==> constraint.sdc <==
create_clock -name core_clock -period 6.67 [get_ports {clk}]
set_input_delay 1.3340 -clock core_clock [delete_from_list [all_inputs] [get_ports {clk}]]
set_output_delay 1.3340 -clock core_clock [all_outputs]
set_load 0.01 [all_outputs]
==> run.sh <==
#!/bin/bash
# the make line also repeats each setting of config.mk as NAME=value (left out here)
make -C /OpenROAD-flow-scripts/flow DESIGN_CONFIG=/design/flow/config.mk WORK_HOME=/design/flow/orfs CLKGATE_MAP_FILE= finish
==> config.mk <==
export PLATFORM = sky130hd
export DESIGN_NAME = lms_core
export DESIGN_NICKNAME = lms_core
export VERILOG_FILES = /design/flow/design.v
export SDC_FILE = /design/flow/constraint.sdc
export NUM_CORES = 4
export LEC_CHECK = 0
export CAP_MARGIN = 20
export CELL_PAD_IN_SITES_DETAIL_PLACEMENT = 0
export CELL_PAD_IN_SITES_GLOBAL_PLACEMENT = 2
export CORE_ASPECT_RATIO = 0.62
export CORE_MARGIN = 2
export CORE_UTILIZATION = 22
export CTS_CLUSTER_SIZE = 50
export GPL_ROUTABILITY_DRIVEN = 0
export GPL_TIMING_DRIVEN = 1
export HOLD_SLACK_MARGIN = 0.06
export MIN_ROUTING_LAYER = met1
export PLACE_DENSITY_LB_ADDON = 0.08
export SLEW_MARGIN = 15
export TNS_END_PERCENT = 55
==> design.v <==
`timescale 1ns / 1ps
module lms_core #(
    parameter WIDTH = 16,
    parameter FRAC  = 8
)(
    input wire clk,
    input wire rst,
    input wire start,
    input wire signed [WIDTH-1:0] x_in,
    input wire signed [WIDTH-1:0] d_in,
    output reg signed [WIDTH-1:0] y_out,
    output reg signed [WIDTH-1:0] e_out,
    output reg done
);
    localparam signed [WIDTH-1:0] MU_FIXED = 16'd2; 
    reg signed [WIDTH-1:0] w0, w1, w2, w3, w4, w5, w6, w7;
    reg signed [WIDTH-1:0] x0, x1, x2, x3, x4, x5, x6, x7;
    reg [4:0] bit_idx;       
    reg signed [31:0] acc;       
    reg signed [WIDTH-1:0] w_sum;  
    reg signed [WIDTH-1:0] slice_reg; 
    reg signed [31:0] slice_shifted;
    reg signed [WIDTH-1:0] term0, term1, term2, term3, term4, term5, term6, term7;
    reg [2:0] state;
    localparam IDLE = 0, CALC_OFFSET = 1, CALC_SLICE = 2, CALC_ACC = 3, CALC_E = 4, UPDATE_W = 5;
    function signed [WIDTH-1:0] fixed_mul;
        input signed [WIDTH-1:0] a, b;
        reg signed [2*WIDTH-1:0] res;
        begin
            res = a * b;
            fixed_mul = res >>> FRAC;
        end
    endfunction
    always @(posedge clk) begin
        if (rst) begin
            w0<=0; w1<=0; w2<=0; w3<=0; w4<=0; w5<=0; w6<=0; w7<=0;
            x0<=0; x1<=0; x2<=0; x3<=0; x4<=0; x5<=0; x6<=0; x7<=0;
            y_out <= 0; e_out <= 0; done <= 0;
            state <= IDLE;
        end else begin
            case (state)
                IDLE: begin
                    done <= 0;
                    if (start) begin
                        x7<=x6; x6<=x5; x5<=x4; x4<=x3; x3<=x2; x2<=x1; x1<=x0;
                        x0 <= x_in;
                        state <= CALC_OFFSET;
                    end
                end
                CALC_OFFSET: begin
                    w_sum = w0 + w1 + w2 + w3 + w4 + w5 + w6 + w7;
                    acc <= -w_sum; 
                    bit_idx <= 0; 
                    state <= CALC_SLICE;
                end
                CALC_SLICE: begin
                    if (bit_idx == WIDTH-1) begin
                         slice_reg <= (x0[bit_idx] ? -w0 : w0) + 
                                      (x1[bit_idx] ? -w1 : w1) + 
                                      (x2[bit_idx] ? -w2 : w2) + 
                                      (x3[bit_idx] ? -w3 : w3) + 
                                      (x4[bit_idx] ? -w4 : w4) + 
                                      (x5[bit_idx] ? -w5 : w5) + 
                                      (x6[bit_idx] ? -w6 : w6) + 
                                      (x7[bit_idx] ? -w7 : w7);
                    end else begin
                         slice_reg <= (x0[bit_idx] ? w0 : -w0) + 
                                      (x1[bit_idx] ? w1 : -w1) + 
                                      (x2[bit_idx] ? w2 : -w2) + 
                                      (x3[bit_idx] ? w3 : -w3) + 
                                      (x4[bit_idx] ? w4 : -w4) + 
                                      (x5[bit_idx] ? w5 : -w5) + 
                                      (x6[bit_idx] ? w6 : -w6) + 
                                      (x7[bit_idx] ? w7 : -w7);
                    end
                    state <= CALC_ACC;
                end
                CALC_ACC: begin
                    slice_shifted = {{16{slice_reg[15]}}, slice_reg};
                    acc <= acc + (slice_shifted <<< bit_idx);
                    if (bit_idx == WIDTH-1)
                        state <= CALC_E;
                    else begin
                        bit_idx <= bit_idx + 1;
                        state <= CALC_SLICE;
                    end
                end
                CALC_E: begin
                    y_out <= acc >>> 9;
                    e_out <= d_in - (acc >>> 9);
                    state <= UPDATE_W;
                end
                UPDATE_W: begin
                    term0 = fixed_mul(MU_FIXED, x0);
                    term1 = fixed_mul(MU_FIXED, x1);
                    term2 = fixed_mul(MU_FIXED, x2);
                    term3 = fixed_mul(MU_FIXED, x3);
                    term4 = fixed_mul(MU_FIXED, x4);
                    term5 = fixed_mul(MU_FIXED, x5);
                    term6 = fixed_mul(MU_FIXED, x6);
                    term7 = fixed_mul(MU_FIXED, x7);
                    if (e_out > 0) begin
                        w0 <= w0 + term0; w1 <= w1 + term1; w2 <= w2 + term2; w3 <= w3 + term3;
                        w4 <= w4 + term4; w5 <= w5 + term5; w6 <= w6 + term6; w7 <= w7 + term7;
                    end else if (e_out < 0) begin
                        w0 <= w0 - term0; w1 <= w1 - term1; w2 <= w2 - term2; w3 <= w3 - term3;
                        w4 <= w4 - term4; w5 <= w5 - term5; w6 <= w6 - term6; w7 <= w7 - term7;
                    end
                    done <= 1;
                    state <= IDLE;
                end
            endcase
        end
    end
endmodule
==> results of run 1 <==
area by class of cell:
cell class | instances | share of cell area (%)
clock buffer | 75 | 3.44
tap | 2106 | 5.97
sequential | 341 | 16.5
antenna | 5 | 0.0284
inverter | 476 | 4.06
clock inverter | 11 | 0.391
timing repair buffer | 504 | 9.88
multi-input combinational | 3395 | 59.7
repair_timing:
item,in CTS,in global routing
endpoints found under the setup margin,8,10
gates cloned,4,3
pin swaps,87,52
endpoints found under the hold margin,0,0
buffers inserted,21,13
gates resized,122,91
routing by layer:
layer / vias up / wire [µm] / track usage [%]
met2: 630 / 56500 / 23.8
met4: 0 / 1550 / 2.18
met3: 74 / 11300 / 4.62
met1: 15808 / 97700 / 34.5
met5: - / 0 / 0
li1: 15500 / - / -
stage by stage:
step	hold WS, ns	cells	TNS [ns]
3_5_place_dp	0.442	6781	-2.20
5_1_grt	0.468	6909	-1.48
3_3_place_gp	0.447	6780	-2.08
4_1_cts	0.452	6892	-0.208
2_1_floorplan	0.429	4403	0
6_report	0.452	6913	-0.0517
==> results_slide.txt, run 1 <==
Implementation Results

Status
  • Run status: finished with violations
  • Failed layout checks: negative setup slack

Power
  • Main power group: the clock network
  • Combinational power share: 10.5%
  • Seq pwr: 2120 µW
  • Clk pwr: 2880 µW
  • Sw power: 1580 µW
  • Pwr Total: 5580 µW
  • Leak: 0.0181 µW
  • Cell Pwr Density: 127 nW/µm²
  • Comb pwr: 587 µW
  • Sequential share of power: 37.9%
  • Clk pwr share: 51.6%
  • Net Sw Frac: 28.4%
  • VDD IR-drop max: 0.194 mV
  • P_int: 4000 µW

Logic synthesis
  • Yosys adder share: 22.9%
  • Aoi share: 14.6%
  • Synth cell types: 68
  • Syn Area/Cell: 8.04 µm²
  • Most common cell in the synthesized netlist: nand2_1
  • FFs w/ async S/R, synth: 0%
  • Post-Syn Instances: 4403
  • Syn. warnings: 1
  • Logic family by area: adder cells
  • # Cells Yosys: 4403
  • Xor+xnor area frac: 11.0%
  • Most area-hungry cell type in the Yosys netlist: dfxtp_1
  • Post-synth area from yosys stat: 35400 µm²
  • Top area cell types: dfxtp_1 (17%), fa_1 (15%), xnor2_1 (8.7%)
  • Synth cell count leaders: nand2_1 (637), inv_1 (472), a21oi_1 (465)
  • Synth Cell Area: 35400 µm²
  • Mux cell area share: 5.04%
  • Simple share: 18.6%
  • Flops after synth: 341
  • Top cell area share: 16.7%
  • Syn nets: 4925
  • Synth Seq Share: 20.6%
  • EDFF count, synth: 46
  • Synth Flop Type: dfxtp_1

Setup path
  • Register-to-Register Path Depth: 25
  • Critical Path Sink Type: flip-flop
  • CP max FO: 6
  • Buf+Inv Stages, Crit Path: 7
  • Slowest cell on the critical path: mux4_2
  • Reg2Reg Capture Point: slice_reg[15]
  • Worst Setup SP: bit_idx[0]
  • Crit path DRT: 7.05 ns
  • Kind of critical path: flip-flop to flip-flop
  • Crit path largest cell delay: 0.66 ns
  • Critical Path Sink: slice_reg[15]
  • CP most frequent cell: fa_1
  • Reg2reg setup slack: -0.05 ns
  • Critical path depth: 25
  • CP Launch Type: flip-flop
  • Worst path top cell family by delay: adder cells
  • Worst r2r src: bit_idx[0]
  • CP Data Arrival Time: 7.10 ns

Route
  • DRC: 0
  • Total Wirelength: 167 mm
  • Wire per inst: 24.2 µm
  • Antenna viol nets, final: 0
  • DR vias: 32012
  • Initial drt markers: 2471
  • Vias per cell: 4.63
  • First drt pass iteration count: 5

Final timing
  • Minimum clock period: 6.72 ns
  • Slew Viols, Final: 0
  • Slew margin rel.: 22.4%
  • Final worst path period share: 101%
  • Worst Tran Pin Value: 1.16 ns
  • F_max: 149 MHz
  • Clk_skew: 0.0619 ns
  • Final setup margin: -0.0517 ns
  • RSZ-0062 raised after global routing: true
  • Hold Fails Final Rpt: 0
  • Final Setup Violations: 1

Worst hold path
  • Hold_sp: x7[6]
  • Hold Path End: x7[6]
  • Hold Crit Class: flip-flop to flip-flop
  • Hold Path Depth: 2

Global routing
  • Vias in the first global route: 31190
  • Largest net degree at the start of global routing: 87
  • Initial antenna violation count: 8
  • Global-route wire length before repair: 237 mm
  • Total GRT Usage: 20.0%
  • Grt ovf: 0

Floorplan
  • Io pins: 68
  • Site row count: 115
  • Core Density at Floorplan: 22.2%
  • Core area: 159000 µm²
  • Die width: 513 µm
  • Die H: 320 µm
  • DIE AREA: 164000 µm²

Clock network
  • CTS sink cnt: 341
  • Root buf cell: clkbuf_16
  • CTS tree: done
  • Total CTS buffers: 47
  • Post-cts hold buffer count: 0
  • Later-pin clock latency in the skew report: 0.66 ns
  • Reg clk slew, reported paths: 0.07 ns
  • CTS H-tree lvls: 2
  • Clock Tree Buf Depth: 3

Placement
  • I/O Buffers: 67
  • Pre-CTS setup slack: -0.500 ns
  • Post-DP HPWL: 136 mm
  • Placed Area: 41100 µm²

Final layout
  • Storage element area: 7290 µm²
  • Final instance area: 44100 µm²
  • Logic area: 26300 µm²
  • Nets: 5287
  • # fillers: 17425
  • Area Growth Syn to Fin: 24.6%
  • Util after Layout: 27.7%

Run
  • Tool warnings: 28
  • Max-Cap Viols: 0
==> run 2: changes to the inputs <==
Settings changed: CAP_MARGIN 20 to 10, CELL_PAD_IN_SITES_GLOBAL_PLACEMENT 2 to default, CORE_ASPECT_RATIO 0.62 to 1.07, CORE_MARGIN 2 to 8, CORE_UTILIZATION 22 to 15, CTS_CLUSTER_SIZE 50 to default, HOLD_SLACK_MARGIN 0.06 to -0.01, MAX_ROUTING_LAYER from default to met5, MIN_ROUTING_LAYER met1 to met2, PLACE_DENSITY from default to 0.39, PLACE_DENSITY_LB_ADDON 0.08 to default, SLEW_MARGIN 15 to 20, TNS_END_PERCENT 55 to default.
Clock period 6.67 ns to 8.65 ns, I/O delays scaled along.
==> run 2 against run 1 <==
Effect of this change: now clean on timing, DRC and antenna; clock skew down 0.031 ns; final cell count up 8.1%; critical path depth down 4; sequential cell count unchanged; first-iteration DRC count rose to 2.8 times the previous value; non-clock buffer count down 396; register-to-register slack better by 1.2 ns; critical path type unchanged.
==> results_slide.txt, run 2 <==
Implementation Results

Status
  • Run status: no timing/DRC/antenna violations

Logic synthesis
  • Top area cell types: dfxtp_1 (17%), fa_1 (15%), xnor2_1 (8.7%)
  • Syn. warnings: 1
  • Aoi share: 14.6%
  • Yosys adder share: 22.9%
  • Xor+xnor area frac: 11.0%
  • Top cell area share: 16.7%
  • Synth Cell Area: 35400 µm²
  • Simple share: 18.6%
  • # Cells Yosys: 4403
  • Synth cell count leaders: nand2_1 (637), inv_1 (472), a21oi_1 (465)
  • Most area-hungry cell type in the Yosys netlist: dfxtp_1
  • Most common cell in the synthesized netlist: nand2_1
  • Synth Flop Type: dfxtp_1
  • Flops after synth: 341
  • Syn nets: 4925
  • FFs w/ async S/R, synth: 0%
  • Post-Syn Instances: 4403
  • Synth cell types: 68
  • Syn Area/Cell: 8.04 µm²
  • EDFF count, synth: 46
  • Post-synth area from yosys stat: 35400 µm²
  • Logic family by area: adder cells
  • Mux cell area share: 5.04%
  • Synth Seq Share: 20.6%

Setup path
  • CP most frequent cell: fa_1
  • Reg2Reg Capture Point: slice_reg[15]
  • Reg2reg setup slack: 1.13 ns
  • Buf+Inv Stages, Crit Path: 3
  • CP Launch Type: flip-flop
  • CP Data Arrival Time: 7.89 ns
  • Kind of critical path: flip-flop to flip-flop
  • Crit path largest cell delay: 0.83 ns
  • Slowest cell on the critical path: mux4_2
  • Worst path top cell family by delay: adder cells
  • Worst Setup SP: bit_idx[0]
  • Crit path DRT: 9.02 ns
  • Cell Chain, Critical Path: buf_12 > mux4_2 > mux4_2 > a31oi_1 > xnor2_1 > fa_1 > fa_1 > fa_1 > inv_1 > fa_1 > inv_1 > ha_1 > a211oi_1 > o21ai_0 > o31ai_1 > nand4b_1 > a31oi_1 > a21o_1 > a21oi_1 > xor2_1 > a211oi_2
  • Register-to-Register Path Depth: 21
  • Worst r2r src: bit_idx[0]
  • Critical Path Sink: slice_reg[15]
  • Critical path depth: 21
  • CP max FO: 68
  • Critical Path Sink Type: flip-flop

Final layout
  • Nets: 4889
  • Util after Layout: 17.5%
  • # fillers: 26417
  • Area Growth Syn to Fin: 16.1%
  • Logic area: 25600 µm²
  • Storage element area: 7290 µm²

Route
  • Initial drt markers: 6930
  • Total Wirelength: 133 mm
  • First drt pass iteration count: 11
  • DRC: 0
  • Wire per inst: 17.8 µm
  • DR vias: 42727
  • Vias per cell: 5.72
  • Antenna viol nets, final: 0

Clock network
  • Post-CTS Resized: 0
  • Root buf cell: clkbuf_16
  • Clock Tree Buf Depth: 3
  • CTS sink cnt: 341
  • Reg clk slew, reported paths: 0.06 ns
  • Later-pin clock latency in the skew report: 0.67 ns
  • Post-CTS Setup Bufs: 0
  • CTS H-tree lvls: 2
  • Post-cts hold buffer count: 0
  • Total CTS buffers: 46
  • CTS tree: done

Global routing
  • Grt ovf: 0
  • Routing usage on met2: 17.7%
  • Largest net degree at the start of global routing: 194
  • Global-route wire length before repair: 194 mm
  • Grt peak-use layer: met3
  • GRT met1 Usage: 0%
  • Vias in the first global route: 46788
  • Met3 usage: 21.5%
  • Initial antenna violation count: 4
  • Total GRT Usage: 15.1%

Floorplan
  • Die width: 486 µm
  • Core area: 235000 µm²
  • DIE AREA: 252000 µm²
  • Io pins: 68
  • Core Density at Floorplan: 15.1%
  • Die H: 518 µm
  • Site row count: 184

Worst hold path
  • Hold Crit Class: flip-flop to flip-flop
  • Hold Path Depth: 2
  • Hold Path End: x7[1]
  • Hold_sp: x7[1]

Final timing
  • Slew Viols, Final: 0
  • Final Setup Violations: 0
  • Setup_tns: 0 ns
  • Slew margin rel.: 22.0%
  • Final setup margin: 1.13 ns
  • RSZ-0062 raised after global routing: false
  • F_max: 133 MHz
  • Worst Tran Pin Value: 1.16 ns
  • Hold Fails Final Rpt: 0
  • Clk_skew: 0.0307 ns
  • Minimum clock period: 7.52 ns
  • Final worst path period share: 87.0%

Power
  • Comb pwr: 359 µW
  • Leak: 0.0159 µW
  • Pwr Total: 4050 µW
  • VDD IR-drop max: 0.130 mV
  • Cell Pwr Density: 98.4 nW/µm²
  • Sw power: 1150 µW
  • Main power group: the clock network
  • Sequential share of power: 40.5%
  • Combinational power share: 8.9%
  • Net Sw Frac: 28.5%
  • Seq pwr: 1640 µW
  • Clk pwr share: 50.6%
  • Clk pwr: 2050 µW
  • P_int: 2890 µW

Placement
  • Post-DP HPWL: 102 mm
  • Pre-CTS setup slack: 1.21 ns
  • I/O Buffers: 67

Run
  • Max-Cap Viols: 0
  • Tool warnings: 34
## run 2: layout make-up
cell class / instances / area share, %
multi-input cells: 3394 / 62.4
clock buffers: 66 / 3.25
inverters: 476 / 4.35
diodes: 4 / 0.0243
repair buffers: 108 / 2.49
flip-flops and latches: 341 / 17.7
clock inverters: 17 / 0.447
well taps: 3069 / 9.34
## run 2: routing by layer
layer,wire length (µm),vias to the layer above
li1,-,14560
met1,0,15173
met2,66100,11958
met3,57200,1004
met4,8440,32
met5,1190,-
## run 2: through the flow
stage	instance area, µm²	hold WS, ns	std cells
floorplan	35400	0.429	4403
global placement	39500	0.451	7387
detailed placement	39500	0.451	7387
CTS	41100	0.459	7470
global route	41100	0.476	7472
finish	41100	0.453	7475
==> run 3: changes to the inputs <==
Settings changed: ABC_AREA from default to 1, CAP_MARGIN 10 to 20, CELL_PAD_IN_SITES_DETAIL_PLACEMENT 0 to default, CORE_ASPECT_RATIO 1.07 to 0.82, CORE_MARGIN 8 to 4, CORE_UTILIZATION 15 to 40, CTS_CLUSTER_DIAMETER from default to 54, GPL_TIMING_DRIVEN 1 to 0, HOLD_SLACK_MARGIN -0.01 to 0.04, MAX_ROUTING_LAYER met5 to met4, PLACE_DENSITY 0.39 to default, PLACE_DENSITY_LB_ADDON from default to 0.03, SETUP_SLACK_MARGIN from default to 0.98.
Clock period 8.65 ns to 5.26 ns, I/O delays scaled along.
==> run 3 against run 2 <==
Effect of this change: the flow now stops in global routing (5_1_grt); die area decreased by 63%; synthesized area increased by 0.37%; synthesized cell count increased by 16%.
==> results_slide.txt, run 3 <==
Flow Results at a Glance

Logic synthesis
  • FFs w/ async S/R, synth: 0%
  • Synth cell count leaders: nand2_1 (959), inv_1 (801), o21ai_0 (720)
  • Post-synth area from yosys stat: 35500 µm²
  • Synth Cell Area: 35500 µm²
  • EDFF count, synth: 46
  • Most area-hungry cell type in the Yosys netlist: dfxtp_1
  • # Cells Yosys: 5110
  • Mux cell area share: 0.0563%
  • Flops after synth: 341
  • Logic family by area: adder cells
  • Synth cell types: 55
  • Aoi share: 19.6%
  • Synth Flop Type: dfxtp_1
  • Most common cell in the synthesized netlist: nand2_1
  • Simple share: 18.8%
  • Syn Area/Cell: 6.95 µm²
  • Top cell area share: 16.6%
  • Post-Syn Instances: 5110
  • Yosys adder share: 22.8%
  • Synth Seq Share: 20.5%
  • Xor+xnor area frac: 7.10%
  • Syn nets: 5632
  • Top area cell types: dfxtp_1 (17%), fa_1 (15%), o21ai_0 (10%)
  • Syn. warnings: 1

Clock network
  • CTS sink cnt: 341
  • CTS H-tree lvls: 2
  • Total CTS buffers: 48
  • Root buf cell: clkbuf_16
  • Clock Tree Buf Depth: 3

Floorplan
  • Die width: 337 µm
  • Io pins: 68
  • DIE AREA: 93700 µm²
  • Core area: 87700 µm²
  • Site row count: 98
  • Core Density at Floorplan: 40.5%
  • Die H: 278 µm

Global routing
  • Total GRT Usage: 62.1%
  • Grt ovf: 121

Status
  • Fail Step: global routing (5_1_grt)
  • Stop err: [ERROR GRT-0116] Global routing finished with congestion. Check the congestion regions in the DRC Viewer.
  • Run status: aborted with a tool error

Placement
  • Placed Area: 38300 µm²
  • Post-DP HPWL: 128 mm
  • Placed cells: 6328
  • I/O Buffers: 66
[run 3: metal layers]
metal	global-route usage (%)	overflow
met1	-	-
met2	64.9	1
met3	79.6	118
met4	28.4	2
met5	-	-
[run 3: metrics by stage]
step	power, µW	setup WS [ns]	util (%)
after floorplan	4910	-0.163	-
after global placement	5900	-2.28	43.7
after detailed placement	5910	-2.28	43.7
after CTS	9560	-1.21	47.3
[run 3: repair_timing]
item | CTS
endpoints found under the hold margin | 0
hold buffers | 0
pin swaps | 66
buffers inserted | 48
setup endpoints to repair | 141
resized | 331
==> run 4: changes to the inputs <==
Settings changed: ABC_AREA 1 to default, CORE_ASPECT_RATIO 0.82 to default, CORE_MARGIN 4 to 2, CORE_UTILIZATION 40 to 33, CTS_CLUSTER_DIAMETER 54 to default, GPL_TIMING_DRIVEN 0 to default, HOLD_SLACK_MARGIN 0.04 to default, MAX_ROUTING_LAYER met4 to default, MIN_ROUTING_LAYER met2 to default, PLACE_DENSITY_LB_ADDON 0.03 to 0.3, SETUP_SLACK_MARGIN 0.98 to -1.08.
Clock period 5.26 ns to 11.7 ns, I/O delays scaled along.
==> run 4 against run 3 <==
Effect of this change: now clean on timing, DRC and antenna; synthesized cell count down 14%; synthesized area down 0.37%; die area up 17%.
==> results_slide.txt, run 4 <==
Implementation Results

Logic synthesis
  • Xor+xnor area frac: 11.0%
  • Flops after synth: 341
  • Syn. warnings: 1
  • Synth Seq Share: 20.6%
  • Synth cell types: 68
  • Synth Flop Type: dfxtp_1
  • Most common cell in the synthesized netlist: nand2_1
  • FFs w/ async S/R, synth: 0%
  • Syn nets: 4925
  • Simple share: 18.6%
  • Mux cell area share: 5.04%
  • Aoi share: 14.6%
  • Post-synth area from yosys stat: 35400 µm²
  • Syn Area/Cell: 8.04 µm²
  • Top area cell types: dfxtp_1 (17%), fa_1 (15%), xnor2_1 (8.7%)
  • Synth Cell Area: 35400 µm²
  • Logic family by area: adder cells
  • EDFF count, synth: 46
  • Post-Syn Instances: 4403
  • Most area-hungry cell type in the Yosys netlist: dfxtp_1
  • Top cell area share: 16.7%
  • Synth cell count leaders: nand2_1 (637), inv_1 (472), a21oi_1 (465)
  • # Cells Yosys: 4403
  • Yosys adder share: 22.9%

Power
  • Combinational power share: 8.6%
  • Net Sw Frac: 25.7%
  • Sw power: 751 µW
  • Clk pwr: 1460 µW
  • Cell Pwr Density: 75.1 nW/µm²
  • Seq pwr: 1210 µW
  • Comb pwr: 251 µW
  • Leak: 0.0158 µW
  • Main power group: the clock network
  • P_int: 2170 µW
  • VDD IR-drop max: 0.0810 mV
  • Sequential share of power: 41.5%
  • Pwr Total: 2920 µW
  • Clk pwr share: 49.9%

Clock network
  • Later-pin clock latency in the skew report: 0.60 ns
  • Post-cts hold buffer count: 0
  • Reg clk slew, reported paths: 0.06 ns
  • Root buf cell: clkbuf_16
  • CTS tree: done
  • Clock Tree Buf Depth: 3
  • Post-CTS Resized: 0
  • CTS H-tree lvls: 2
  • CTS sink cnt: 341
  • Total CTS buffers: 43
  • Post-CTS Setup Bufs: 0

Run
  • Tool warnings: 26
  • Max-Cap Viols: 0

Final layout
  • Nets: 4877
  • Area Growth Syn to Fin: 9.87%
  • Final instance area: 38900 µm²
  • Util after Layout: 36.4%

Setup path
  • Kind of critical path: flip-flop to flip-flop
  • Slowest cell on the critical path: nor2_1
  • Register-to-Register Path Depth: 25
  • Reg2Reg Capture Point: slice_reg[15]
  • Critical Path Sink Type: flip-flop
  • CP max FO: 47
  • Buf+Inv Stages, Crit Path: 6
  • Critical path depth: 25
  • Crit path largest cell delay: 0.86 ns
  • Reg2reg setup slack: 3.34 ns
  • Critical Path Sink: slice_reg[15]
  • CP Data Arrival Time: 8.68 ns
  • Worst r2r src: bit_idx[3]
  • Worst Setup SP: bit_idx[3]
  • Crit path DRT: 12.02 ns
  • CP Launch Type: flip-flop
  • Worst path top cell family by delay: adder cells

Global routing
  • Total GRT Usage: 19.3%
  • Global-route wire length before repair: 169 mm
  • Largest net degree at the start of global routing: 99
  • Grt ovf: 0
  • Initial antenna violation count: 0
  • Vias in the first global route: 29360

Route
  • Vias per cell: 5.18
  • Total Wirelength: 109 mm
  • Wire per inst: 18.8 µm
  • Initial drt markers: 2261
  • DRC: 0
  • Inserted Diodes: 0
  • First drt pass iteration count: 6
  • Antenna viol nets, final: 0
  • DR vias: 30027

Floorplan
  • Die H: 332 µm
  • Die width: 332 µm
  • Site row count: 120
  • Core Density at Floorplan: 33.2%
  • DIE AREA: 110000 µm²
  • Io pins: 68
  • Core area: 107000 µm²

Final timing
  • Worst Tran Pin Value: 1.07 ns
  • Minimum clock period: 8.36 ns
  • Hold Fails Final Rpt: 0
  • Clk_skew: 0.0264 ns
  • Slew Viols, Final: 0
  • Slew margin rel.: 28.8%
  • F_max: 120 MHz
  • Final worst path period share: 71.4%
  • Final Setup Violations: 0
  • Setup_tns: 0 ns
  • RSZ-0062 raised after global routing: false

Worst hold path
  • Hold Path End: x7[1]
  • Hold_sp: x7[1]
  • Hold Path Depth: 2
  • Hold Crit Class: flip-flop to flip-flop

Placement
  • Placed Area: 37400 µm²
  • I/O Buffers: 67
  • Post-DP HPWL: 86.4 mm

Status
  • Run status: no timing/DRC/antenna violations
run 4: cell type report:
class | count | area (µm²)
repair buffers | 99 | 916
fillers | 11077 | 67900
multi-input cells | 3394 | 25600
clock buffers | 55 | 1220
flip-flops and latches | 341 | 7290
well taps | 1403 | 1760
clock inverters | 24 | 313
inverters | 476 | 1790
run 4: layer usage:
layer  vias up  part of all wire, %  GRT usage, %  wire length (µm)
met5         -                    0             0                 0
met4         0                  3.3          6.26              3630
met3       136                  4.6          2.08              5020
met2       751                   45          31.6             49300
met1     14481                   47          26.6             50700
li1      14659                    -             -                 -
run 4: stage by stage:
stage | hold WS (ns) | worst slack (ns) | instances
finish | 0.450 | 3.34 | 5792
global route | 0.487 | 2.91 | 5792
CTS | 0.455 | 3.52 | 5792
detailed placement | 0.448 | 3.55 | 5713
global placement | 0.440 | 3.69 | 5713
floorplan | 0.429 | 4.94 | 4403
==> run 5: changes to the inputs <==
Settings changed: ABC_AREA from default to 1, CORE_ASPECT_RATIO from default to 0.91, CORE_UTILIZATION 33 to 72, CTS_CLUSTER_DIAMETER from default to 54, CTS_CLUSTER_SIZE from default to 93, GPL_ROUTABILITY_DRIVEN 0 to default, MAX_ROUTING_LAYER from default to met4, PLACE_DENSITY_LB_ADDON 0.3 to 0.06, SETUP_SLACK_MARGIN -1.08 to 0.51, TNS_END_PERCENT from default to 75.
Clock period 11.7 ns to 6.18 ns, I/O delays scaled along.
==> run 5 against run 4 <==
Effect of this change: now fails the layout checks on negative setup slack; synthesized cell count is 16% higher; fmax is 30% higher; design area is 5.9% higher; global-route usage is 31 points higher; clock skew is 0.015 ns higher; final cell count is 2.8% higher; sequential cell count stayed put; critical endpoint is now slice_reg[14]; largest power group is now combinational cells.
==> results_slide.txt, run 5 <==
Implementation Results

Logic synthesis
  • EDFF count, synth: 46
  • Post-Syn Instances: 5110
  • Top cell area share: 16.6%
  • Simple share: 18.8%
  • FFs w/ async S/R, synth: 0%
  • Syn nets: 5632
  • Mux cell area share: 0.0563%
  • Top area cell types: dfxtp_1 (17%), fa_1 (15%), o21ai_0 (10%)
  • Yosys adder share: 22.8%
  • Post-synth area from yosys stat: 35500 µm²
  • Most area-hungry cell type in the Yosys netlist: dfxtp_1
  • Synth Flop Type: dfxtp_1
  • Synth cell count leaders: nand2_1 (959), inv_1 (801), o21ai_0 (720)
  • Aoi share: 19.6%
  • # Cells Yosys: 5110
  • Synth Seq Share: 20.5%
  • Syn. warnings: 1
  • Most common cell in the synthesized netlist: nand2_1
  • Synth cell types: 55
  • Flops after synth: 341
  • Synth Cell Area: 35500 µm²
  • Xor+xnor area frac: 7.10%
  • Logic family by area: adder cells
  • Syn Area/Cell: 6.95 µm²

Setup path
  • Worst Setup SP: bit_idx[0]
  • Critical Path Sink: slice_reg[14]
  • Reg2reg setup slack: -0.23 ns
  • Slowest cell on the critical path: fa_1
  • Kind of critical path: flip-flop to flip-flop
  • Worst r2r src: bit_idx[0]
  • Buf+Inv Stages, Crit Path: 8
  • Critical path depth: 31
  • Register-to-Register Path Depth: 31
  • Reg2Reg Capture Point: slice_reg[14]
  • Critical Path Sink Type: flip-flop
  • Crit path largest cell delay: 0.63 ns
  • Crit path DRT: 6.52 ns
  • CP max FO: 19
  • CP Launch Type: flip-flop
  • CP Data Arrival Time: 6.75 ns
  • Worst path top cell family by delay: adder cells

Clock network
  • Reg clk slew, reported paths: 0.09 ns
  • Post-cts hold buffer count: 0
  • Total CTS buffers: 36
  • Clock Tree Buf Depth: 3
  • Root buf cell: clkbuf_16
  • Later-pin clock latency in the skew report: 0.61 ns
  • CTS sink cnt: 341
  • CTS H-tree lvls: 2
  • CTS tree: done

Floorplan
  • Die width: 237 µm
  • Core area: 48700 µm²
  • Die H: 216 µm
  • DIE AREA: 51100 µm²
  • Core Density at Floorplan: 73.0%
  • Io pins: 68
  • Site row count: 77

Final timing
  • Final setup margin: -0.226 ns
  • Slew margin rel.: 23.1%
  • Final Setup Violations: 4
  • Worst Tran Pin Value: 1.14 ns
  • Slew Viols, Final: 0
  • Minimum clock period: 6.41 ns
  • Final worst path period share: 104%
  • Hold Fails Final Rpt: 0
  • RSZ-0062 raised after global routing: true
  • F_max: 156 MHz
  • Min Hold Slack: 0.477 ns
  • Clk_skew: 0.0409 ns

Worst hold path
  • Hold Path Depth: 2
  • Hold Path End: x1[1]
  • Hold_sp: x1[1]
  • Hold Crit Class: flip-flop to flip-flop

Global routing
  • Initial antenna violation count: 2
  • Global-route wire length before repair: 192 mm
  • Largest net degree at the start of global routing: 95
  • Vias in the first global route: 34476
  • Total GRT Usage: 50.2%
  • Grt ovf: 0

Power
  • Clk pwr share: 30.7%
  • Clk pwr: 2480 µW
  • Seq pwr: 2420 µW
  • Main power group: combinational cells
  • P_int: 4840 µW
  • VDD IR-drop max: 0.218 mV
  • Sequential share of power: 30.0%
  • Net Sw Frac: 39.9%
  • Combinational power share: 39.3%
  • Leak: 0.0203 µW
  • Comb pwr: 3170 µW
  • Sw power: 3220 µW
  • Cell Pwr Density: 196 nW/µm²
  • Pwr Total: 8060 µW

Final layout
  • Logic area: 25400 µm²
  • # fillers: 2994
  • Area Growth Syn to Fin: 15.9%
  • Util after Layout: 84.6%
  • Storage element area: 7310 µm²
  • Nets: 5814

Route
  • Antenna viol nets, final: 0
  • DRC: 0
  • Wire per inst: 22.7 µm
  • DR vias: 38487
  • Vias per cell: 6.46
  • First drt pass iteration count: 10
  • Total Wirelength: 135 mm
  • Initial drt markers: 6521

Status
  • Run status: finished with violations
  • Failed layout checks: negative setup slack

Placement
  • Post-DP HPWL: 98.2 mm
  • I/O Buffers: 67
  • RePlAce Congestion: 1.17

Run
  • Tool warnings: 29
  • Max-Cap Viols: 0
## run 5: what timing repair did
item	in CTS	in global routing
setup buffers	17	27
pin swaps	47	147
endpoints found under the setup margin	10	25
gates cloned	5	10
resized	138	310
## run 5: per-stage QoR
step,setup slack (ns),TNS (ns),std cells,instance area (µm²)
2_1_floorplan,0.488,0,5110,35500
3_5_place_dp,-0.125,-0.295,5827,37900
5_1_grt,-0.456,-1.99,5953,41200
4_1_cts,0.199,0,5915,39900
6_report,-0.226,-0.499,5954,41200
3_3_place_gp,-0.00232,-0.00232,5827,37900
## run 5: layout make-up
cell class	count	area share [%]
repair buffers	340	7.85
repair inverters	1	0.0213
flip-flops and latches	341	17.8
diodes	2	0.0122
well taps	632	1.92
inverters	824	7.70
clock inverters	28	0.884
multi-input cells	3748	61.6
clock buffers	38	2.28
## run 5: metal layers
layer	vias to the layer above	part of all wire [%]	global-route usage [%]
met3	825	16	15.2
met4	0	8.1	27.2
met1	17584	36	64.2
met2	3177	40	71.3
met5	-	0	-
li1	16901	-	-
==> run 6: changes to the inputs <==
Settings changed: ABC_AREA 1 to 0, CELL_PAD_IN_SITES_GLOBAL_PLACEMENT from default to 2, CORE_ASPECT_RATIO 0.91 to 1.18, CORE_MARGIN 2 to 9, CORE_UTILIZATION 72 to 69, CTS_CLUSTER_DIAMETER 54 to 225, CTS_CLUSTER_SIZE 93 to default, MAX_ROUTING_LAYER met4 to default, PLACE_DENSITY_LB_ADDON 0.06 to 0.23, SETUP_SLACK_MARGIN 0.51 to 0.7, SLEW_MARGIN 20 to 15, TNS_END_PERCENT 75 to default.
Clock period 6.18 ns to 6.16 ns, I/O delays scaled along.
==> run 6 against run 5 <==
Effect of this change: synthesized cell count fell by 14%; the flow now stops in global placement without I/O (3_1_place_gp_skip_io); synthesized area fell by 0.37%; die area rose by 17%.
==> results_slide.txt, run 6 <==
Flow Results at a Glance

Logic synthesis
  • Synth cell count leaders: nand2_1 (637), inv_1 (472), a21oi_1 (465)
  • Xor+xnor area frac: 11.0%
  • FFs w/ async S/R, synth: 0%
  • # Cells Yosys: 4403
  • Syn nets: 4925
  • EDFF count, synth: 46
  • Mux cell area share: 5.04%
  • Synth Cell Area: 35400 µm²
  • Synth Flop Type: dfxtp_1
  • Post-Syn Instances: 4403
  • Synth cell types: 68
  • Aoi share: 14.6%
  • Top area cell types: dfxtp_1 (17%), fa_1 (15%), xnor2_1 (8.7%)
  • Syn. warnings: 1
  • Synth Seq Share: 20.6%
  • Most common cell in the synthesized netlist: nand2_1
  • Most area-hungry cell type in the Yosys netlist: dfxtp_1
  • Syn Area/Cell: 8.04 µm²
  • Logic family by area: adder cells
  • Top cell area share: 16.7%
  • Flops after synth: 341
  • Simple share: 18.6%
  • Post-synth area from yosys stat: 35400 µm²
  • Yosys adder share: 22.9%

Floorplan
  • DIE AREA: 59800 µm²
  • Die width: 227 µm
  • Die H: 264 µm
  • Core area: 50300 µm²
  • Core Density at Floorplan: 70.3%
  • Site row count: 89

Status
  • Fail Step: global placement without I/O (3_1_place_gp_skip_io)
  • Stop err: [ERROR FLW-0024] Place density exceeds 1.0 (current PLACE_DENSITY_LB_ADDON =  0.23). Please check if the value of  PLACE_DENSITY_LB_ADDON is between 0 and 0.99.
  • Run status: aborted with a tool error
==> run 7: changes to the inputs <==
Settings changed: ABC_AREA 0 to 1, CELL_PAD_IN_SITES_GLOBAL_PLACEMENT 2 to default, CORE_ASPECT_RATIO 1.18 to 1.2, CORE_MARGIN 9 to 4, CORE_UTILIZATION 69 to 35, CTS_CLUSTER_DIAMETER 225 to 54, GPL_ROUTABILITY_DRIVEN from default to 0, GPL_TIMING_DRIVEN from default to 0, HOLD_SLACK_MARGIN from default to 0.12, MAX_ROUTING_LAYER from default to met5, MIN_ROUTING_LAYER from default to met1, PLACE_DENSITY_LB_ADDON 0.23 to 0.03, SETUP_SLACK_MARGIN 0.7 to 0.98, SLEW_MARGIN 15 to 20.
Clock period 6.16 ns to 5.26 ns, I/O delays scaled along.
==> run 7 against run 6 <==
Effect of this change: the layout now fails its checks (negative setup slack); synthesized area rose by 0.37%; die area up 78%; synthesized cell count grew 16%.
==> results_slide.txt, run 7 <==
Implementation Results

Status
  • Run status: finished with violations
  • Failed layout checks: negative setup slack

Run
  • Max-Cap Viols: 0
  • Tool warnings: 29

Logic synthesis
  • Most area-hungry cell type in the Yosys netlist: dfxtp_1
  • # Cells Yosys: 5110
  • Logic family by area: adder cells
  • Aoi share: 19.6%
  • FFs w/ async S/R, synth: 0%
  • Synth cell types: 55
  • Top cell area share: 16.6%
  • Yosys adder share: 22.8%
  • Flops after synth: 341
  • Xor+xnor area frac: 7.10%
  • Simple share: 18.8%
  • Syn nets: 5632
  • Most common cell in the synthesized netlist: nand2_1
  • Synth cell count leaders: nand2_1 (959), inv_1 (801), o21ai_0 (720)
  • Top area cell types: dfxtp_1 (17%), fa_1 (15%), o21ai_0 (10%)
  • EDFF count, synth: 46
  • Post-synth area from yosys stat: 35500 µm²
  • Syn. warnings: 1
  • Syn Area/Cell: 6.95 µm²
  • Mux cell area share: 0.0563%
  • Synth Seq Share: 20.5%
  • Synth Cell Area: 35500 µm²
  • Post-Syn Instances: 5110
  • Synth Flop Type: dfxtp_1

Worst hold path
  • Hold Path Depth: 2
  • Hold_sp: done
  • Hold Crit Class: flip-flop to flip-flop
  • Hold Path End: done

Setup path
  • Critical Path Sink: slice_reg[15]
  • Reg2reg setup slack: -1.15 ns
  • Crit path DRT: 5.62 ns
  • Worst Setup SP: bit_idx[0]
  • CP Launch Type: flip-flop
  • Kind of critical path: flip-flop to flip-flop
  • Register-to-Register Path Depth: 28
  • CP Data Arrival Time: 6.77 ns
  • Reg2Reg Capture Point: slice_reg[15]
  • Critical Path Sink Type: flip-flop
  • Buf+Inv Stages, Crit Path: 9
  • CP max FO: 10
  • Slowest cell on the critical path: fa_2
  • Critical path depth: 28
  • Worst r2r src: bit_idx[0]
  • Crit path largest cell delay: 0.55 ns
  • Worst path top cell family by delay: adder cells

Final timing
  • Final worst path period share: 122%
  • Final setup margin: -1.15 ns
  • Hold Fails Final Rpt: 0
  • Min Hold Slack: 0.464 ns
  • Worst Tran Pin Value: 1.17 ns
  • Final Setup Violations: 18
  • Slew Viols, Final: 0
  • RSZ-0062 raised after global routing: true
  • Clk_skew: 0.0396 ns
  • Minimum clock period: 6.41 ns
  • Slew margin rel.: 22.1%
  • F_max: 156 MHz

Global routing
  • Grt ovf: 0
  • Largest net degree at the start of global routing: 18
  • Initial antenna violation count: 5
  • Grt peak-use layer: met2
  • Met3 usage: 3.50%
  • Total GRT Usage: 29.9%
  • Routing usage on met2: 52.8%
  • GRT met1 Usage: 34.3%
  • Vias in the first global route: 34914
  • Global-route wire length before repair: 234 mm

Placement
  • Placed Area: 38600 µm²
  • I/O Buffers: 66
  • Post-DP HPWL: 137 mm

Power
  • Comb pwr: 3380 µW
  • P_int: 6220 µW
  • Net Sw Frac: 37.0%
  • Clk pwr: 3670 µW
  • Combinational power share: 34.2%
  • Main power group: the clock network
  • Clk pwr share: 37.1%
  • Pwr Total: 9890 µW
  • Leak: 0.0206 µW
  • VDD IR-drop max: 0.272 mV
  • Seq pwr: 2840 µW
  • Sequential share of power: 28.7%
  • Cell Pwr Density: 227 nW/µm²
  • Sw power: 3660 µW

Clock network
  • Total CTS buffers: 51
  • CTS sink cnt: 341
  • CTS tree: done
  • Later-pin clock latency in the skew report: 0.65 ns
  • Clock Tree Buf Depth: 3
  • Reg clk slew, reported paths: 0.06 ns
  • Root buf cell: clkbuf_16
  • CTS H-tree lvls: 2

Floorplan
  • Io pins: 68
  • Die width: 299 µm
  • Die H: 357 µm
  • Core Density at Floorplan: 35.4%
  • Core area: 100000 µm²
  • Site row count: 127
  • DIE AREA: 107000 µm²

Route
  • Vias per cell: 5.24
  • Total Wirelength: 164 mm
  • Antenna viol nets, final: 0
  • Wire per inst: 24.2 µm
  • Initial drt markers: 2364
  • First drt pass iteration count: 6
  • DR vias: 35376
  • DRC: 0

Final layout
  • Final instance area: 43500 µm²
  • Util after Layout: 43.4%
  • Area Growth Syn to Fin: 22.6%
  • Nets: 5877
[run 7: final cells by class]
| class | count | area [µm²] |
|---|---|---|
| Buffer | 197 | 1530 |
| Inverter | 824 | 3240 |
| Sequential cell | 341 | 7410 |
| Clock inverter | 28 | 357 |
| Multi-Input combinational cell | 3748 | 26000 |
| Clock buffer | 66 | 1430 |
| Antenna cell | 1 | 2.50 |
| Tap cell | 1354 | 1690 |
| Fill cell | 10509 | 56700 |
| Timing Repair Buffer | 192 | 1860 |
[run 7: timing repair]
item                                    4_1_cts  5_1_grt
hold buffers                                  0        0
endpoints found under the setup margin      157       70
pin swaps                                    92      145
buffers inserted                             61       52
gates cloned                                  2        9
resized                                     340      330
[run 7: through the flow]
stage | TNS, ns | worst slack [ns] | cells
final | -9.77 | -1.15 | 6751
after global routing | -13.92 | -1.32 | 6750
after CTS | -9.58 | -1.13 | 6689
after detailed placement | -50.02 | -2.22 | 6532
after global placement | -46.40 | -2.20 | 6530
after floorplan | -0.318 | -0.163 | 5110
[run 7: routing by layer]
layer,share of wire (%),routed length (µm)
met1,39,63600
met2,48,79000
met3,4.7,7710
met4,8.1,13300
met5,0.0079,13
==> run 8: changes to the inputs <==
Settings changed: CORE_ASPECT_RATIO 1.2 to default, CORE_MARGIN 4 to 2, CORE_UTILIZATION 35 to 72, CTS_CLUSTER_DIAMETER 54 to default, GPL_ROUTABILITY_DRIVEN 0 to default, GPL_TIMING_DRIVEN 0 to default, HOLD_SLACK_MARGIN 0.12 to default, MAX_ROUTING_LAYER met5 to default, MIN_ROUTING_LAYER met1 to default, PLACE_DENSITY from default to 0.42, PLACE_DENSITY_LB_ADDON 0.03 to default, SETUP_SLACK_MARGIN 0.98 to default.
Clock period 5.26 ns to 2.81 ns, I/O delays scaled along.
==> run 8 against run 7 <==
Effect of this change: the flow now stops in clock tree synthesis (4_1_cts); die area is 52% lower; synthesized cell count stayed put; synthesized area stayed put.
==> results_slide.txt, run 8 <==
Flow Results at a Glance

Logic synthesis
  • Yosys adder share: 22.8%
  • Synth cell count leaders: nand2_1 (959), inv_1 (801), o21ai_0 (720)
  • Synth cell types: 55
  • Most common cell in the synthesized netlist: nand2_1
  • Synth Cell Area: 35500 µm²
  • Syn Area/Cell: 6.95 µm²
  • Post-Syn Instances: 5110
  • Aoi share: 19.6%
  • Top cell area share: 16.6%
  • Flops after synth: 341
  • Mux cell area share: 0.0563%
  • Most area-hungry cell type in the Yosys netlist: dfxtp_1
  • # Cells Yosys: 5110
  • Synth Flop Type: dfxtp_1
  • FFs w/ async S/R, synth: 0%
  • EDFF count, synth: 46
  • Synth Seq Share: 20.5%
  • Logic family by area: adder cells
  • Simple share: 18.8%
  • Xor+xnor area frac: 7.10%
  • Post-synth area from yosys stat: 35500 µm²
  • Top area cell types: dfxtp_1 (17%), fa_1 (15%), o21ai_0 (10%)
  • Syn. warnings: 1
  • Syn nets: 5632

Floorplan
  • Die H: 226 µm
  • Io pins: 68
  • Die width: 226 µm
  • Core Density at Floorplan: 72.7%
  • DIE AREA: 51100 µm²
  • Core area: 48800 µm²
  • Site row count: 81

Placement
  • Pre-CTS setup slack: -3.35 ns
  • I/O Buffers: 67
  • Post-DP HPWL: 125 mm
  • RePlAce Congestion: 1.11
  • Placed Area: 46300 µm²
  • Placed cells: 6837

Status
  • Fail Step: clock tree synthesis (4_1_cts)
  • Stop err: [ERROR DPL-0038] Utilization greater than 100%, impossible to legalize
  • Run status: aborted with a tool error
run 8: through the flow:
stage          hold slack (ns)  TNS [ns]
3_5_place_dp             0.476   -135.57
3_3_place_gp             0.448   -117.16
2_1_floorplan            0.441    -70.89
==> run 9: changes to the inputs <==
Settings changed: CORE_ASPECT_RATIO from default to 0.5, CTS_CLUSTER_DIAMETER from default to 250, CTS_CLUSTER_SIZE from default to 96, PLACE_DENSITY 0.42 to default, TNS_END_PERCENT from default to 15.
Clock period 2.81 ns to 4.75 ns, I/O delays scaled along.
==> run 9 against run 8 <==
Effect of this change: the flow stops in global routing (5_1_grt); die area rose by 0.21%; synthesized cell count did not move; synthesized area did not move.
==> results_slide.txt, run 9 <==
Flow Results at a Glance

Logic synthesis
  • Simple share: 18.8%
  • Synth cell types: 55
  • Syn. warnings: 1
  • Aoi share: 19.6%
  • Logic family by area: adder cells
  • Synth Seq Share: 20.5%
  • # Cells Yosys: 5110
  • Syn nets: 5632
  • Top cell area share: 16.6%
  • Mux cell area share: 0.0563%
  • Most common cell in the synthesized netlist: nand2_1
  • FFs w/ async S/R, synth: 0%
  • Most area-hungry cell type in the Yosys netlist: dfxtp_1
  • Flops after synth: 341
  • EDFF count, synth: 46
  • Post-synth area from yosys stat: 35500 µm²
  • Syn Area/Cell: 6.95 µm²
  • Synth cell count leaders: nand2_1 (959), inv_1 (801), o21ai_0 (720)
  • Synth Cell Area: 35500 µm²
  • Yosys adder share: 22.8%
  • Synth Flop Type: dfxtp_1
  • Xor+xnor area frac: 7.10%
  • Post-Syn Instances: 5110
  • Top area cell types: dfxtp_1 (17%), fa_1 (15%), o21ai_0 (10%)

Floorplan
  • Die H: 161 µm
  • Site row count: 57
  • Core area: 48600 µm²
  • DIE AREA: 51200 µm²
  • Io pins: 68
  • Core Density at Floorplan: 73.0%
  • Die width: 318 µm

Clock network
  • Root buf cell: clkbuf_16
  • Clock Tree Buf Depth: 3
  • Total CTS buffers: 7
  • Post-cts hold buffer count: 0
  • CTS sink cnt: 341
  • CTS H-tree lvls: 1

Status
  • Run status: aborted with a tool error
  • Fail Step: global routing (5_1_grt)

Placement
  • I/O Buffers: 67
  • Post-DP HPWL: 104 mm
  • RePlAce Congestion: 1.32
-- run 9: what timing repair did --
action                     CTS
pin swaps                   47
setup endpoints to repair   32
buffers inserted            12
resized                    127
cloned                       2
-- run 9: through the flow --
stage	cells	setup TNS [ns]	setup slack [ns]	cell area [µm²]	utilization (%)
2_1_floorplan	5110	-6.68	-0.691	35900	-
3_3_place_gp	6369	-18.45	-1.13	42100	86.6
3_5_place_dp	6369	-24.06	-1.34	42100	86.6
4_1_cts	6392	-16.41	-1.07	42800	88.0
==> run 10: changes to the inputs <==
Settings changed: ABC_AREA 1 to default, CELL_PAD_IN_SITES_DETAIL_PLACEMENT from default to 2, CELL_PAD_IN_SITES_GLOBAL_PLACEMENT from default to 2, CORE_ASPECT_RATIO 0.5 to 0.94, CORE_UTILIZATION 72 to 22, CTS_CLUSTER_DIAMETER 250 to default, CTS_CLUSTER_SIZE 96 to 50, GPL_ROUTABILITY_DRIVEN from default to 0, GPL_TIMING_DRIVEN from default to 1, MIN_ROUTING_LAYER from default to met1, PLACE_DENSITY_LB_ADDON from default to 0.14, TNS_END_PERCENT 15 to default.
Clock period 4.75 ns to 6.67 ns, I/O delays scaled along.
==> run 10 against run 9 <==
Effect of this change: synthesized area is 0.37% lower; synthesized cell count shrank 14%; the layout now fails its checks (negative setup slack); die area grew to 3.2 times the previous value.
==> results_slide.txt, run 10 <==
Implementation Results

Run
  • Tool warnings: 31
  • Max-Cap Viols: 0

Logic synthesis
  • FFs w/ async S/R, synth: 0%
  • Post-Syn Instances: 4403
  • Most area-hungry cell type in the Yosys netlist: dfxtp_1
  • EDFF count, synth: 46
  • Top area cell types: dfxtp_1 (17%), fa_1 (15%), xnor2_1 (8.7%)
  • Syn nets: 4925
  • Most common cell in the synthesized netlist: nand2_1
  • Synth Seq Share: 20.6%
  • Syn Area/Cell: 8.04 µm²
  • Flops after synth: 341
  • Synth Flop Type: dfxtp_1
  • # Cells Yosys: 4403
  • Top cell area share: 16.7%
  • Xor+xnor area frac: 11.0%
  • Synth cell types: 68
  • Syn. warnings: 1
  • Yosys adder share: 22.9%
  • Aoi share: 14.6%
  • Logic family by area: adder cells
  • Synth cell count leaders: nand2_1 (637), inv_1 (472), a21oi_1 (465)
  • Synth Cell Area: 35400 µm²
  • Mux cell area share: 5.04%
  • Post-synth area from yosys stat: 35400 µm²
  • Simple share: 18.6%

Setup path
  • CP max FO: 8
  • Worst r2r src: bit_idx[0]
  • Buf+Inv Stages, Crit Path: 9
  • Crit path DRT: 7.01 ns
  • CP Data Arrival Time: 7.08 ns
  • Critical path depth: 26
  • Crit path largest cell delay: 0.63 ns
  • Reg2Reg Capture Point: slice_reg[15]
  • Register-to-Register Path Depth: 26
  • Kind of critical path: flip-flop to flip-flop
  • Worst path top cell family by delay: adder cells
  • Critical Path Sink Type: flip-flop
  • Reg2reg setup slack: -0.07 ns
  • Slowest cell on the critical path: mux4_2
  • CP Launch Type: flip-flop
  • Worst Setup SP: bit_idx[0]
  • Critical Path Sink: slice_reg[15]

Status
  • Run status: finished with violations
  • Failed layout checks: negative setup slack

Final timing
  • Slew Viols, Final: 0
  • Final Setup Violations: 2
  • Hold Fails Final Rpt: 0
  • Final setup margin: -0.0725 ns
  • RSZ-0062 raised after global routing: true
  • Min Hold Slack: 0.460 ns
  • Clk_skew: 0.0863 ns
  • Minimum clock period: 6.74 ns
  • F_max: 148 MHz
  • Final worst path period share: 101%
  • Worst Tran Pin Value: 1.16 ns
  • Slew margin rel.: 23.0%

Placement
  • I/O Buffers: 67
  • Post-DP HPWL: 131 mm
  • Placed Area: 40300 µm²
  • Pre-CTS setup slack: -0.358 ns

Worst hold path
  • Hold Path Depth: 2
  • Hold Crit Class: flip-flop to flip-flop
  • Hold_sp: x7[1]
  • Hold Path End: x7[1]

Final layout
  • Util after Layout: 27.0%
  • Nets: 5175
  • Area Growth Syn to Fin: 21.6%
  • # fillers: 18260
  • Final instance area: 43000 µm²

Clock network
  • CTS sink cnt: 341
  • Later-pin clock latency in the skew report: 0.68 ns
  • CTS tree: done
  • Reg clk slew, reported paths: 0.06 ns
  • CTS H-tree lvls: 2
  • Clock Tree Buf Depth: 3
  • Total CTS buffers: 51
  • Root buf cell: clkbuf_16
  • Post-cts hold buffer count: 0

Route
  • Antenna viol nets, final: 0
  • First drt pass iteration count: 5
  • Top Layer Used: met4
  • Wire per inst: 23.2 µm
  • Vias per cell: 4.69
  • WL met2: 77.3 mm
  • WL met3: 2.70 mm
  • Initial drt markers: 1315
  • Routed length on met1: 74.5 mm
  • DR vias: 31807
  • Total Wirelength: 158 mm
  • DRC: 0

Power
  • Cell Pwr Density: 132 nW/µm²
  • Sw power: 1570 µW
  • Comb pwr: 532 µW
  • Seq pwr: 2120 µW
  • Combinational power share: 9.4%
  • Main power group: the clock network
  • Clk pwr share: 53.2%
  • VDD IR-drop max: 0.151 mV
  • Clk pwr: 3010 µW
  • Net Sw Frac: 27.6%
  • Leak: 0.0176 µW
  • Pwr Total: 5660 µW
  • Sequential share of power: 37.4%
  • P_int: 4100 µW

Global routing
  • Vias in the first global route: 35096
  • Global-route wire length before repair: 235 mm
  • Initial antenna violation count: 9
  • Grt ovf: 0
  • Total GRT Usage: 19.0%
  • Largest net degree at the start of global routing: 108

Floorplan
  • Core Density at Floorplan: 22.2%
  • Io pins: 68
  • Site row count: 142
  • Core area: 160000 µm²
  • DIE AREA: 164000 µm²
  • Die width: 418 µm
  • Die H: 393 µm
run 10: area by class of cell:
cell class / count / area [µm²] / share of cell area [%]
Antenna cell: 2 / 5.00 / 0.0116
Clock buffer: 71 / 1470 / 3.42
Clock inverter: 25 / 370 / 0.860
Inverter: 476 / 1790 / 4.16
Multi-Input combinational cell: 3394 / 26200 / 60.8
Sequential cell: 341 / 7290 / 16.9
Tap cell: 2088 / 2610 / 6.07
Timing Repair Buffer: 389 / 3340 / 7.76
run 10: per-stage QoR:
| step | cells | TNS [ns] |
|---|---|---|
| 2_1_floorplan | 4403 | 0 |
| 3_3_place_gp | 6662 | -0.410 |
| 3_5_place_dp | 6662 | -1.09 |
| 4_1_cts | 6778 | -0.148 |
| 5_1_grt | 6784 | -1.10 |
| 6_report | 6786 | -0.112 |
run 10: routing by layer:
metal	track usage (%)	vias up
met5	0	-
li1	-	15228
met4	3.69	0
met3	1.39	110
met1	25.2	16218
met2	33.9	251
run 10: timing repair:
item,in CTS,in global routing
hold endpoints to repair,0,0
resized,91,67
buffers inserted,16,7
pin swaps,63,77
gates cloned,4,0
setup endpoints to repair,6,7
==> run 11: changes to the inputs <==
Settings changed: CORE_ASPECT_RATIO 0.94 to 0.62, HOLD_SLACK_MARGIN from default to 0.14, PLACE_DENSITY_LB_ADDON 0.14 to 0.08, SLEW_MARGIN 20 to 15, TNS_END_PERCENT from default to 35.
==> run 11 against run 10 <==
Effect of this change: still fails the layout checks on negative setup slack; clock skew shrank 0.060 ns; sequential share of layout area shrank 0.33 points; synthesized area is the same; core utilization grew 0.60 points; setup slack lost 0.099 ns; sequential power is essentially flat; largest cell class unchanged.
==> results_slide.txt, run 11 <==
Implementation Results

Final layout
  • Storage element area: 7290 µm²
  • # fillers: 18187
  • Final instance area: 43900 µm²
  • Logic area: 26300 µm²
  • Area Growth Syn to Fin: 24.0%
  • Nets: 5280

Logic synthesis
  • Simple share: 18.6%
  • Post-Syn Instances: 4403
  • Logic family by area: adder cells
  • Syn Area/Cell: 8.04 µm²
  • Post-synth area from yosys stat: 35400 µm²
  • Xor+xnor area frac: 11.0%
  • Synth Cell Area: 35400 µm²
  • FFs w/ async S/R, synth: 0%
  • EDFF count, synth: 46
  • Top cell area share: 16.7%
  • Syn nets: 4925
  • Synth Flop Type: dfxtp_1
  • Syn. warnings: 1
  • Synth cell types: 68
  • Most area-hungry cell type in the Yosys netlist: dfxtp_1
  • # Cells Yosys: 4403
  • Synth cell count leaders: nand2_1 (637), inv_1 (472), a21oi_1 (465)
  • Most common cell in the synthesized netlist: nand2_1
  • Mux cell area share: 5.04%
  • Yosys adder share: 22.9%
  • Top area cell types: dfxtp_1 (17%), fa_1 (15%), xnor2_1 (8.7%)
  • Flops after synth: 341
  • Aoi share: 14.6%
  • Synth Seq Share: 20.6%

Route
  • Antenna viol nets, final: 0
  • Initial drt markers: 2207
  • First drt pass iteration count: 5
  • Wire per inst: 25.2 µm
  • DRC: 0
  • Vias per cell: 4.76
  • Total Wirelength: 175 mm
  • DR vias: 32919

Final timing
  • F_max: 146 MHz
  • Slew margin rel.: 28.3%
  • RSZ-0062 raised after global routing: true
  • Minimum clock period: 6.84 ns
  • Final worst path period share: 103%
  • Setup_tns: -0.227 ns
  • Worst Tran Pin Value: 1.07 ns
  • Slew Viols, Final: 0
  • Hold Fails Final Rpt: 0
  • Final Setup Violations: 3
  • Clk_skew: 0.0260 ns
  • Final setup margin: -0.171 ns
  • Min Hold Slack: 0.459 ns

Clock network
  • Total CTS buffers: 47
  • CTS sink cnt: 341
  • Root buf cell: clkbuf_16
  • Reg clk slew, reported paths: 0.06 ns
  • Clock Tree Buf Depth: 3
  • Post-cts hold buffer count: 0
  • Later-pin clock latency in the skew report: 0.66 ns
  • CTS H-tree lvls: 2
  • CTS tree: done

Floorplan
  • Io pins: 68
  • Die width: 513 µm
  • DIE AREA: 164000 µm²
  • Site row count: 115
  • Core Density at Floorplan: 22.2%
  • Core area: 159000 µm²
  • Die H: 320 µm

Placement
  • I/O Buffers: 67
  • Placed Area: 41100 µm²
  • Post-DP HPWL: 144 mm
  • Pre-CTS setup slack: -0.560 ns

Global routing
  • Total GRT Usage: 21.1%
  • Global-route wire length before repair: 253 mm
  • Grt ovf: 0
  • Vias in the first global route: 34530
  • Largest net degree at the start of global routing: 87
  • Initial antenna violation count: 5

Setup path
  • CP Launch Type: flip-flop
  • Buf+Inv Stages, Crit Path: 9
  • Reg2Reg Capture Point: slice_reg[15]
  • Crit path DRT: 7.04 ns
  • Worst Setup SP: bit_idx[0]
  • Worst r2r src: bit_idx[0]
  • CP most frequent cell: fa_1
  • Critical Path Sink: slice_reg[15]
  • Critical Path Sink Type: flip-flop
  • Crit path largest cell delay: 0.52 ns
  • Worst path top cell family by delay: adder cells
  • CP max FO: 4
  • CP Data Arrival Time: 7.21 ns
  • Reg2reg setup slack: -0.17 ns
  • Register-to-Register Path Depth: 29
  • Kind of critical path: flip-flop to flip-flop
  • Slowest cell on the critical path: fa_1
  • Critical path depth: 29

Worst hold path
  • Hold Crit Class: flip-flop to flip-flop
  • Hold Path End: x7[2]
  • Hold Path Depth: 2
  • Hold_sp: x7[2]

Power
  • Comb pwr: 578 µW
  • Combinational power share: 10.5%
  • Leak: 0.0180 µW
  • Clk pwr: 2820 µW
  • Net Sw Frac: 29.2%
  • Sequential share of power: 38.4%
  • Main power group: the clock network
  • Clk pwr share: 51.2%
  • Cell Pwr Density: 126 nW/µm²
  • P_int: 3910 µW
  • Sw power: 1610 µW
  • VDD IR-drop max: 0.181 mV
  • Seq pwr: 2120 µW

Status
  • Failed layout checks: negative setup slack
  • Run status: finished with violations

Run
  • Max-Cap Viols: 0
  • Tool warnings: 28
[run 11: timing repair]
item / CTS / global route
buffers inserted: 26 / 3
resized: 124 / 68
gates cloned: 4 / 0
endpoints found under the setup margin: 8 / 12
pin swaps: 82 / 47
[run 11: layout make-up]
cell class,instances,area share [%]
Inverter,476,4.09
Clock inverter,16,0.413
Clock buffer,70,3.32
Timing Repair Buffer,498,9.71
Sequential cell,341,16.6
Tap cell,2106,6.00
Multi-Input combinational cell,3394,59.8
Antenna cell,11,0.0627
[run 11: stage by stage]
| step | cells | utilization (%) | power (µW) |
|---|---|---|---|
| final | 6912 | 27.6 | 5520 |
| after global routing | 6903 | 27.6 | 5770 |
| after CTS | 6897 | 27.4 | 5630 |
| after detailed placement | 6781 | 25.8 | 2710 |
| after global placement | 6780 | 25.8 | 2710 |
| after floorplan | 4403 | - | 2490 |
[run 11: metal layers]
| metal | up-vias | share of wire (%) | track usage, % |
|---|---|---|---|
| met5 | - | 0.11 | 0.816 |
| met4 | 2 | 1.3 | 2.73 |
| met3 | 100 | 5.1 | 4.10 |
| met2 | 426 | 35 | 26.2 |
| met1 | 16905 | 58 | 35.9 |
| li1 | 15486 | - | - |
==> run 12: changes to the inputs <==
Settings changed: CELL_PAD_IN_SITES_DETAIL_PLACEMENT 2 to default, CELL_PAD_IN_SITES_GLOBAL_PLACEMENT 2 to default, CORE_ASPECT_RATIO 0.62 to default, CORE_UTILIZATION 22 to 59, CTS_CLUSTER_SIZE 50 to 48, GPL_ROUTABILITY_DRIVEN 0 to default, GPL_TIMING_DRIVEN 1 to default, HOLD_SLACK_MARGIN 0.14 to default, MIN_ROUTING_LAYER met1 to default, PLACE_DENSITY_LB_ADDON 0.08 to 0.01, SETUP_SLACK_MARGIN from default to 1.26, SLEW_MARGIN 15 to 20, TNS_END_PERCENT 35 to default.
Clock period 6.67 ns to 4.31 ns, I/O delays scaled along.
==> run 12 against run 11 <==
Effect of this change: synthesized cell count unchanged; combinational power is 59% higher; sequential cell count is the same; the layout still fails its checks (negative setup slack); first-iteration DRC count up 53%; global-route usage up 18 points; clock power grew about 30%; total power increased by 42%; clock skew increased by 0.013 ns.
==> results_slide.txt, run 12 <==
Implementation Results

Status
  • Run status: finished with violations
  • Failed layout checks: negative setup slack

Power
  • Leak: 0.0206 µW
  • VDD IR-drop max: 0.312 mV
  • Seq pwr: 3270 µW
  • Clk pwr share: 46.7%
  • Combinational power share: 11.7%
  • Net Sw Frac: 27.1%
  • Pwr Total: 7860 µW
  • Cell Pwr Density: 166 nW/µm²
  • Sequential share of power: 41.6%
  • Clk pwr: 3670 µW
  • Comb pwr: 920 µW
  • Main power group: the clock network
  • Sw power: 2130 µW
  • P_int: 5730 µW

Setup path
  • Slowest cell on the critical path: mux4_2
  • Worst r2r src: bit_idx[0]
  • CP Data Arrival Time: 7.05 ns
  • Cell Chain, Critical Path: buf_6 > buf_16 > mux4_2 > mux4_2 > buf_6 > o21ai_0 > xnor2_1 > fa_1 > fa_2 > fa_1 > inv_2 > fa_1 > buf_4 > fa_2 > nor2b_1 > o21ai_2 > a21oi_2 > o21a_1 > o21a_1 > o2111ai_2 > a31oi_1 > mux2i_1 > nor3_2
  • Worst path top cell family by delay: adder cells
  • CP Launch Type: flip-flop
  • CP most frequent cell: fa_1
  • Critical path depth: 23
  • Reg2Reg Capture Point: slice_reg[14]
  • Critical Path Sink: slice_reg[14]
  • Kind of critical path: flip-flop to flip-flop
  • Buf+Inv Stages, Crit Path: 5
  • Worst Setup SP: bit_idx[0]
  • Register-to-Register Path Depth: 23
  • CP max FO: 5
  • Crit path DRT: 4.67 ns
  • Reg2reg setup slack: -2.38 ns
  • Crit path largest cell delay: 0.59 ns
  • Critical Path Sink Type: flip-flop

Route
  • Antenna viol nets, final: 0
  • Total Wirelength: 127 mm
  • DR vias: 35156
  • Vias per cell: 5.87
  • Initial drt markers: 3367
  • Wire per inst: 21.2 µm
  • First drt pass iteration count: 5
  • DRC: 0

Placement
  • Placed Area: 42300 µm²
  • I/O Buffers: 67
  • Post-DP HPWL: 95.0 mm
  • Pre-CTS setup slack: -2.27 ns
  • RePlAce Congestion: 0.992

Final timing
  • Final setup margin: -2.38 ns
  • Slew margin rel.: 41.7%
  • Worst Tran Pin Value: 0.875 ns
  • F_max: 149 MHz
  • Min Hold Slack: 0.457 ns
  • RSZ-0062 raised after global routing: true
  • Final worst path period share: 155%
  • Minimum clock period: 6.69 ns
  • Slew Viols, Final: 0
  • Clk_skew: 0.0395 ns
  • Final Setup Violations: 36
  • Hold Fails Final Rpt: 0

Clock network
  • Total CTS buffers: 42
  • Clock Tree Buf Depth: 3
  • Post-cts hold buffer count: 0
  • CTS sink cnt: 341
  • Later-pin clock latency in the skew report: 0.62 ns
  • Root buf cell: clkbuf_16
  • CTS tree: done
  • CTS H-tree lvls: 2
  • Reg clk slew, reported paths: 0.06 ns

Logic synthesis
  • Top cell area share: 16.7%
  • Synth Cell Area: 35400 µm²
  • Flops after synth: 341
  • Post-Syn Instances: 4403
  • Mux cell area share: 5.04%
  • # Cells Yosys: 4403
  • FFs w/ async S/R, synth: 0%
  • Post-synth area from yosys stat: 35400 µm²
  • Synth Flop Type: dfxtp_1
  • Logic family by area: adder cells
  • Syn. warnings: 1
  • Most area-hungry cell type in the Yosys netlist: dfxtp_1
  • Aoi share: 14.6%
  • Synth Seq Share: 20.6%
  • Simple share: 18.6%
  • Xor+xnor area frac: 11.0%
  • Synth cell count leaders: nand2_1 (637), inv_1 (472), a21oi_1 (465)
  • Top area cell types: dfxtp_1 (17%), fa_1 (15%), xnor2_1 (8.7%)
  • EDFF count, synth: 46
  • Yosys adder share: 22.9%
  • Most common cell in the synthesized netlist: nand2_1
  • Syn nets: 4925
  • Syn Area/Cell: 8.04 µm²
  • Synth cell types: 68

Final layout
  • Area Growth Syn to Fin: 34.0%
  • # fillers: 4009
  • Nets: 5705
  • Final instance area: 47400 µm²
  • Util after Layout: 80.2%

Global routing
  • Vias in the first global route: 34268
  • Global-route wire length before repair: 189 mm
  • Grt ovf: 0
  • Largest net degree at the start of global routing: 103
  • Initial antenna violation count: 1
  • Total GRT Usage: 39.0%

Floorplan
  • DIE AREA: 62000 µm²
  • Core Density at Floorplan: 59.9%
  • Io pins: 68
  • Core area: 59100 µm²
  • Site row count: 89
  • Die H: 249 µm
  • Die width: 249 µm

Worst hold path
  • Hold Crit Class: flip-flop to flip-flop
  • Hold_sp: x7[0]
  • Hold Path Depth: 2
  • Hold Path End: x7[0]

Run
  • Tool warnings: 32
  • Max-Cap Viols: 0
-- run 12: per-layer routing --
layer / up-vias / global-route usage, % / routed length [µm]
met5: - / 0 / 13
met1: 16904 / 51.9 / 50800
met3: 326 / 6.45 / 11700
met2: 1607 / 63.4 / 58100
li1: 16317 / - / -
met4: 2 / 15.4 / 6110
-- run 12: per-stage QoR --
stage,setup TNS (ns),cells
2_1_floorplan,-33.98,4403
3_3_place_gp,-43.72,5751
3_5_place_dp,-46.38,5751
4_1_cts,-43.68,5920
5_1_grt,-52.51,5988
6_report,-46.62,5989
-- run 12: timing repair --
item                                    4_1_cts  5_1_grt
gates resized                               227      269
cloned                                        8        1
pin swaps                                   226      237
endpoints found under the setup margin      137      138
buffers inserted                             85       67
-- run 12: final cells by class --
class                           count  area, µm²  area share [%]
Sequential cell                   341       7350            15.5
Antenna cell                        1       2.50         0.00528
Clock buffer                       61       1240            2.62
Clock inverter                     15        169           0.356
Inverter                          476       1800            3.80
Timing Repair Buffer              927       7820            16.5
Multi-Input combinational cell   3395      28100            59.2
Tap cell                          773        967            2.04
Power figures rest on the tool's default switching activity, not on a simulated workload.
